==> v30: inputs <==
==> flow/design.v <==
module PWM_duty_cycle (
    input clk,            
    input rst,            
    input pwm_in,         
    output reg [7:0] duty_cycle   
);
    reg [15:0] high_count, total_count;   
    reg pwm_prev;        
    reg update_flag;     
    reg first_period;    
    always @(posedge clk or posedge rst) begin
        if (rst) begin
            high_count <= 0;
            total_count <= 0;
            duty_cycle <= 0;
            pwm_prev <= 0;
            update_flag <= 0;
            first_period <= 1;   
        end else begin
            total_count <= total_count + 1;
            if (pwm_in) high_count <= high_count + 1;
            if (pwm_prev && ~pwm_in) begin
                if (!first_period && total_count > 0) begin
                    duty_cycle <= (high_count * 100) / total_count;   
                end
                first_period <= 0;   
                high_count <= 0;
                total_count <= 0;
            end
            pwm_prev <= pwm_in;   
        end
    end
endmodule
==> flow/run.sh <==
#!/bin/bash
# the make line also repeats each setting of config.mk as NAME=value (left out here)
make -C /OpenROAD-flow-scripts/flow DESIGN_CONFIG=/design/flow/config.mk WORK_HOME=/design/flow/orfs CLKGATE_MAP_FILE= finish
==> flow/config.mk <==
export PLATFORM = sky130hd
export DESIGN_NAME = PWM_duty_cycle
export DESIGN_NICKNAME = PWM_duty_cycle
export VERILOG_FILES = /design/flow/design.v
export SDC_FILE = /design/flow/constraint.sdc
export NUM_CORES = 4
export LEC_CHECK = 0
export CAP_MARGIN = 20
export CELL_PAD_IN_SITES_DETAIL_PLACEMENT = 0
export CELL_PAD_IN_SITES_GLOBAL_PLACEMENT = 0
export CORE_MARGIN = 2
export CORE_UTILIZATION = 32
export CTS_CLUSTER_DIAMETER = 159
export CTS_CLUSTER_SIZE = 43
export GPL_TIMING_DRIVEN = 0
export MIN_ROUTING_LAYER = met1
export PLACE_DENSITY_LB_ADDON = 0.09
export SETUP_SLACK_MARGIN = 0.82
export SLEW_MARGIN = 20
export TNS_END_PERCENT = 35
==> flow/constraint.sdc <==
create_clock -name core_clock -period 62.0 [get_ports {clk}]
set_input_delay 12.4000 -clock core_clock [delete_from_list [all_inputs] [get_ports {clk}]]
set_output_delay 12.4000 -clock core_clock [all_outputs]
set_load 0.01 [all_outputs]
==> v39 (differences from v30) <==
==> flow/config.mk (replaced) <==
export PLATFORM = sky130hd
export DESIGN_NAME = PWM_duty_cycle
export DESIGN_NICKNAME = PWM_duty_cycle
export VERILOG_FILES = /design/flow/design.v
export SDC_FILE = /design/flow/constraint.sdc
export NUM_CORES = 4
export LEC_CHECK = 0
export ABC_AREA = 1
export CAP_MARGIN = 15
export CORE_MARGIN = 2
export CORE_UTILIZATION = 72
export CTS_CLUSTER_SIZE = 72
export HOLD_SLACK_MARGIN = 0.29
export SLEW_MARGIN = 20
==> flow/constraint.sdc (replaced) <==
create_clock -name core_clock -period 46.2 [get_ports {clk}]
set_input_delay 9.2400 -clock core_clock [delete_from_list [all_inputs] [get_ports {clk}]]
set_output_delay 9.2400 -clock core_clock [all_outputs]
set_load 0.01 [all_outputs]
==> results <==
item                                                                                                 v39                       v30
Yosys chip area                                                                              42300 sq um               40000 sq um
Routability cong.                                                                                   1.10                     0.897
Synth unique cells                                                                                    87                       192
Mean cell area of the mapped netlist                                                          5.94 sq um                7.14 sq um
Post-synthesis cell area                                                                     42300 sq um               40000 sq um
Cells after synthesis                                                                               7125                      5606
Standard-cell rows                                                                                    88                       129
Parity-gate share of the synthesized area counting xor and xnor cells                             0.0901                     0.114
Compound-cell area share of the yosys netlist                                                      0.162                     0.325
Run status                                                                        stopped before the end  finished with violations
Stage where the flow stopped                                           detailed placement (3_5_place_dp)                         -
Layout check failures                                                                                  -              setup timing
Post-synthesis sequential area ratio                                                              0.0249                    0.0263
Height of the die                                                                                 246 um                    358 um
Cell type contributing the most total cell area after synthesis                 sky130_fd_sc_hd__nand2_1     sky130_fd_sc_hd__ha_1
Most numerous cell in the Yosys netlist                                         sky130_fd_sc_hd__nand2_1   sky130_fd_sc_hd__nor2_1
Area fraction of the dominant cell type after synthesis                                            0.147                     0.140

==> trial 82 <==
// PWM_duty_cycle: RTL as listed in full above, without the edits since
Settings: LEC_CHECK=0, CAP_MARGIN=20, CORE_MARGIN=2, CORE_UTILIZATION=72, CTS_CLUSTER_DIAMETER=351, CTS_CLUSTER_SIZE=34, GPL_ROUTABILITY_DRIVEN=0, HOLD_SLACK_MARGIN=-0.1, MAX_ROUTING_LAYER=met4, SLEW_MARGIN=20; clock period 84.0 ns.
run.sh (not shown) runs the stock make flow with config.mk's settings and CLKGATE_MAP_FILE=.
==> trial 98 (differences from trial 82) <==
CORE_UTILIZATION = 70   (was 72)
CTS_CLUSTER_SIZE = default   (was 34)
GPL_ROUTABILITY_DRIVEN = default   (was 0)
==> trial 67 (differences from trial 82) <==
CELL_PAD_IN_SITES_GLOBAL_PLACEMENT = 2   (was default)
CORE_UTILIZATION = 68   (was 72)
CTS_CLUSTER_DIAMETER = default   (was 351)
CTS_CLUSTER_SIZE = default   (was 34)
GPL_ROUTABILITY_DRIVEN = default   (was 0)
HOLD_SLACK_MARGIN = default   (was -0.1)
MAX_ROUTING_LAYER = default   (was met4)
PLACE_DENSITY_LB_ADDON = 0.2   (was default)
SLEW_MARGIN = 5   (was 20)
TNS_END_PERCENT = 70   (was default)
==> flow/constraint.sdc (replaced) <==
create_clock -name core_clock -period 110.0 [get_ports {clk}]
set_input_delay 22.0000 -clock core_clock [delete_from_list [all_inputs] [get_ports {clk}]]
set_output_delay 22.0000 -clock core_clock [all_outputs]
set_load 0.01 [all_outputs]
==> qor summary <==
| metric | trial 67 | trial 82 | trial 98 |
|---|---|---|---|
| Outcome | aborted with a tool error | aborted with a tool error | failed layout checks |
| Stage where the flow stopped | 3_1_place_gp_skip_io | 5_1_grt | - |
| Violated checks | - | - | max-capacitance violations, max-slew violations, negative setup slack |
| Final HPWL DP | - | 114000 um | 114000 um |
| Post-cts hold-fix buffer tally | - | 0 | 0 |
| CTS Buf Count | - | 5 | 5 |
| Standard-cell rows | 88 | 86 | 87 |
| Boundary pin count | - | 11 | 11 |
| Instance area after placement | - | 0.0448 mm2 | 0.0449 mm2 |
| Maximum clock path buffer count | - | 2 | 2 |
| Setup slack at placement | - | -3.49 ns | -3.59 ns |
| Quantity of gates resized following cts | - | 233 | 108 |
| Proportion of netlist area held by the largest area contributor | 14.0% | 14.0% | 14.0% |
| Placeable Area | 0.0579 mm2 | 0.0551 mm2 | 0.0565 mm2 |
| # placed instances | - | 6714 | 6730 |
| Post-synth top flop | dfrtp_1 | dfrtp_1 | dfrtp_1 |
| Buffers on Ports | - | 10 | 10 |
| Die height | 247 um | 240 um | 243 um |
| Share of synthesized area spent on multiplexers | 4.75% | 4.75% | 4.75% |
| Die width | 247 um | 240 um | 243 um |
| H-tree Lvls | - | 2 | 2 |
| Cell chosen for the clock root | - | clkbuf_16 | clkbuf_16 |
| Setup Fix Bufs, Post-CTS | - | 285 | 93 |
| Post-synth net total | 6069 | 6069 | 6069 |
| Clock sink count | - | 42 | 42 |
| Average instance area after synthesis | 7.14 um2 | 7.14 um2 | 7.14 um2 |
| Floorplan-stage core utilization | 69.1% | 72.7% | 70.9% |
| Die Outline Area | 0.0608 mm2 | 0.0575 mm2 | 0.0591 mm2 |
